Setup of build 40:
==> flow/design.v (excerpt) <==
module sort_pipe #(
parameter DATA_WIDTH='d8
)(
input 				          clk,
input 				          rst_n,
input 					      client_val,
input [(8*DATA_WIDTH)-1:0]    client_data,
output reg                    client_rdy,
input 				          sort_rdy,
output reg                    sort_val,
output reg [8*DATA_WIDTH-1:0]   sort_data
);
export LEC_CHECK = 0
export CAP_MARGIN = 20
export CORE_MARGIN = 2
export CORE_UTILIZATION = 58
export SETUP_SLACK_MARGIN = -0.19
export SLEW_MARGIN = 20
create_clock -name core_clock -period 2.26 [get_ports {clk}]
run.sh (not shown) runs the stock make flow with config.mk's settings and CLKGATE_MAP_FILE=.
Build 40 has completed all stages; timing, DRC and antenna checks passed.
What build 46 does differently from build 40 at the input level:
- setting CTS_CLUSTER_SIZE to 95 for the first time
- changing CORE_UTILIZATION from 58 to 72
- setting PLACE_DENSITY to 0.39 for the first time
- setting TNS_END_PERCENT to 10 for the first time
- setting CTS_CLUSTER_DIAMETER to 400 for the first time
- removing SETUP_SLACK_MARGIN (formerly -0.19)
- changing the clock period (ns, I/O delays scaled along) from 2.26 to 1.76
## What came out
- Build 46 never completed; the flow aborted with a tool error in global routing.
- The cell row count in build 40 is 1.11 times that in build 46.
- Build 46 against build 40: HPWL after detailed placement now sits higher, final estimated routing congestion in global placement now sits higher.
- Post-synthesis instance area: build 46 vs build 40 identical
- Diff build 40..build 46 | number of flops mapped to enable cells by yosys | unchanged
- Die area of build 46 falls short of that of build 40 by more than 10%.
Setup changes, build 46 to build 20
- removing CTS_CLUSTER_SIZE (formerly 95)
- changing PLACE_DENSITY from 0.39 to 0.6
- removing CTS_CLUSTER_DIAMETER (formerly 400)
- changing CORE_UTILIZATION from 72 to 40
- removing TNS_END_PERCENT (formerly 10)
- changing the clock period (ns, I/O delays scaled along) from 1.76 to 3.0
--- outcome ---
- Build 20 finished end to end and its layout was clean on timing, DRC and antenna.
- Taking build 46 as the reference point, the post-cts gate resize count of build 20 falls by 290.
- From build 46 to build 20 the numbers moved as follows: H-tree level count rose 1, effective utilization at floorplan moved down.
- Count of state elements after synthesis came out exactly the same in build 20 and build 46.
- Post-CTS setup-driven buffer insertion count ends up lower on build 20.
Input changes introduced in build 35 (baseline for comparison: build 20):
- CTS_CLUSTER_SIZE now 32, previously not set
- CORE_UTILIZATION now 66, was 40
- TNS_END_PERCENT now 80, previously not set
- the clock period (ns, I/O delays scaled along) now 1.73, was 3.0
Findings:
Build 35: it failed with a tool error in global routing, so there are no final results.
For area share of fa/ha/maj cells after synthesis, build 20 and build 35 come out practically identical.
Diff build 20 -> build 35: netlist area before placement about even; synthesized cell count saw little to no change; vertical die dimension fell by 59 µm.
Re number of distinct standard cells referenced by the synthesized netlist: no difference whatsoever between build 35 and build 20.
Area of placed instances: build 20 and build 35 compared, lower one is build 20
Comparing build 20 and build 35, the higher horizontal die dimension is on build 20.
Taking build 35 over build 20, the standard-cell row count ratio works out to 0.77.
NOTE placed instance count build 20->build 35 increased slightly
Relative to build 20, placer's final routability congestion estimate increased by about 13% in build 35.
The inputs of build 47 differ from those of build 35 as listed below.
- changing CTS_CLUSTER_SIZE from 32 to 30
- setting SETUP_SLACK_MARGIN to -0.19 for the first time
- changing PLACE_DENSITY from 0.6 to 0.78
- changing CORE_UTILIZATION from 66 to 72
- setting ABC_AREA to 1 for the first time
- setting CTS_CLUSTER_DIAMETER to 356 for the first time
- removing TNS_END_PERCENT (formerly 80)
- setting HOLD_SLACK_MARGIN to 0.29 for the first time
- changing the clock period (ns, I/O delays scaled along) from 1.73 to 1.82
Notes after the runs:
Status build 47: flow complete, layout not clean - negative setup slack
Taking build 35 as the reference, in build 47 die size dropped 10%; quantity of hold-fixing buffers added after cts climbed 1; worst setup slack before clock tree synthesis climbed 250 ps; fraction of the yosys area taken by sequential cells climbed 0.97 points.
Row die outline width: build 47 lower / build 35 higher
In the flow results for build 47 and build 35, the synthesized chip area reported by yosys is larger on build 35.

---

Starting RTL as in the previous note.
## sort_pipe
module sort_pipe #(
parameter DATA_WIDTH='d8
)(
input 				          clk,
input 				          rst_n,
input 					      client_val,
input [(8*DATA_WIDTH)-1:0]    client_data,
output reg                    client_rdy,
input 				          sort_rdy,
output reg                    sort_val,
output reg [8*DATA_WIDTH-1:0]   sort_data
);
Settings: LEC_CHECK=0, CAP_MARGIN=20, CELL_PAD_IN_SITES_DETAIL_PLACEMENT=0, CELL_PAD_IN_SITES_GLOBAL_PLACEMENT=0, CORE_ASPECT_RATIO=1.28, CORE_MARGIN=2, CORE_UTILIZATION=71, CTS_CLUSTER_SIZE=37, GPL_ROUTABILITY_DRIVEN=1, MAX_ROUTING_LAYER=met5, MIN_ROUTING_LAYER=met1, PLACE_DENSITY=0.65, SLEW_MARGIN=20; clock period 1.97 ns.
The first run finished but failed the layout checks on setup timing.
Next try:
--- a/flow/config.mk
+++ b/flow/config.mk
@@ -8,12 +8,12 @@
 export CAP_MARGIN = 20
 export CELL_PAD_IN_SITES_DETAIL_PLACEMENT = 0
-export CELL_PAD_IN_SITES_GLOBAL_PLACEMENT = 0
+export CELL_PAD_IN_SITES_GLOBAL_PLACEMENT = 3
 export CORE_ASPECT_RATIO = 1.28
 export CORE_MARGIN = 2
-export CORE_UTILIZATION = 71
-export CTS_CLUSTER_SIZE = 37
+export CORE_UTILIZATION = 60
 export GPL_ROUTABILITY_DRIVEN = 1
 export MAX_ROUTING_LAYER = met5
 export MIN_ROUTING_LAYER = met1
-export PLACE_DENSITY = 0.65
+export PLACE_DENSITY_LB_ADDON = 0.03
+export SETUP_SLACK_MARGIN = 0.42
 export SLEW_MARGIN = 20
==> flow/constraint.sdc (replaced) <==
create_clock -name core_clock -period 1.47 [get_ports {clk}]
set_input_delay 0.2940 -clock core_clock [delete_from_list [all_inputs] [get_ports {clk}]]
set_output_delay 0.2940 -clock core_clock [all_outputs]
set_load 0.01 [all_outputs]
Effect: This time the run died in 3_1_place_gp_skip_io (FLW-0024); die area came out higher by about a fifth; synthesized cell count does not change; synthesized area stays the same.
Next try:
--- a/flow/config.mk
+++ b/flow/config.mk
@@ -8,12 +8,12 @@
 export CAP_MARGIN = 20
 export CELL_PAD_IN_SITES_DETAIL_PLACEMENT = 0
-export CELL_PAD_IN_SITES_GLOBAL_PLACEMENT = 3
+export CELL_PAD_IN_SITES_GLOBAL_PLACEMENT = 0
 export CORE_ASPECT_RATIO = 1.28
 export CORE_MARGIN = 2
-export CORE_UTILIZATION = 60
+export CORE_UTILIZATION = 56
 export GPL_ROUTABILITY_DRIVEN = 1
 export MAX_ROUTING_LAYER = met5
 export MIN_ROUTING_LAYER = met1
-export PLACE_DENSITY_LB_ADDON = 0.03
-export SETUP_SLACK_MARGIN = 0.42
+export PLACE_DENSITY_LB_ADDON = 0.14
+export SETUP_SLACK_MARGIN = 0.51
 export SLEW_MARGIN = 20
==> flow/constraint.sdc (replaced) <==
create_clock -name core_clock -period 1.97 [get_ports {clk}]
set_input_delay 0.3940 -clock core_clock [delete_from_list [all_inputs] [get_ports {clk}]]
set_output_delay 0.3940 -clock core_clock [all_outputs]
set_load 0.01 [all_outputs]
After rerunning: This time the run produced a layout that fails on setup timing; die size climbs by a little under a tenth; synthesized area does not change; synthesized cell count is unchanged.
Next try:
==> flow/config.mk (replaced) <==
export PLATFORM = sky130hd
export DESIGN_NAME = sort_pipe
export DESIGN_NICKNAME = sort_pipe
export VERILOG_FILES = /design/flow/design.v
export SDC_FILE = /design/flow/constraint.sdc
export NUM_CORES = 4
export LEC_CHECK = 0
export CAP_MARGIN = 20
export CELL_PAD_IN_SITES_DETAIL_PLACEMENT = 0
export CELL_PAD_IN_SITES_GLOBAL_PLACEMENT = 3
export CORE_ASPECT_RATIO = 1.28
export CORE_MARGIN = 10
export CORE_UTILIZATION = 40
export GPL_ROUTABILITY_DRIVEN = 1
export HOLD_SLACK_MARGIN = -0.02
export MAX_ROUTING_LAYER = met5
export MIN_ROUTING_LAYER = met2
export PLACE_DENSITY_LB_ADDON = 0.14
export SETUP_SLACK_MARGIN = 0.51
export SLEW_MARGIN = 30
Now the flow produced a clean layout; core utilization falls by 23 points; hold slack gets worse by 42 ps; total power climbs by 0.34%; wire length came out higher by 3.7%; global-route usage came out higher by 2.2 points; die size goes up by 56%; worst setup slack improved by 490 ps; clock power stays flat; area after synthesis does not change.

---

Setup of run a:
Starting RTL as in the previous note.
clock: 1.97 ns
lec_check: 0
cap_margin: 20
cell_pad_in_sites_detail_placement: 0
cell_pad_in_sites_global_placement: 0
core_aspect_ratio: 1.28
core_margin: 2
core_utilization: 72
cts_cluster_size: 40
gpl_routability_driven: 1
max_routing_layer: met5
min_routing_layer: met1
place_density: 0.65
slew_margin: 20
Run status, run a: aborted in global routing, error GRT-0232
--- input diff run a..run b ---
- PLACE_DENSITY no longer set, was 0.65
- MAX_ROUTING_LAYER no longer set, was met5
- CORE_ASPECT_RATIO no longer set, was 1.28
- MIN_ROUTING_LAYER no longer set, was met1
- GPL_ROUTABILITY_DRIVEN no longer set, was 1
- PLACE_DENSITY_LB_ADDON now 0.26, previously not set
- CELL_PAD_IN_SITES_GLOBAL_PLACEMENT no longer set, was 0
- CELL_PAD_IN_SITES_DETAIL_PLACEMENT no longer set, was 0
- CTS_CLUSTER_SIZE no longer set, was 40
- SETUP_SLACK_MARGIN now 0.6, previously not set
- the clock period (ns, I/O delays scaled along) now 2.03, was 1.97
Notes after the runs:
- Run b did not finish; a tool error ended it in clock tree synthesis.
- Run b against run a: number of synthesized register bits was more or less identical; overall chip area barely changed; cell count after placement saw little to no change; y dimension of the die -11%; number of distinct library cells after synthesis shows no meaningful change.
- Compared with run a, run b shows a higher minimum setup slack after placement.
- Changes observed in run b relative to run a: weighted congestion at the end of routability-driven global placement moved up, final HPWL from detailed placement +about 4%, cell area reported after detailed placement shows an increase of about 3.6%.
Power figures rest on the tool's default switching activity, not on a simulated workload.
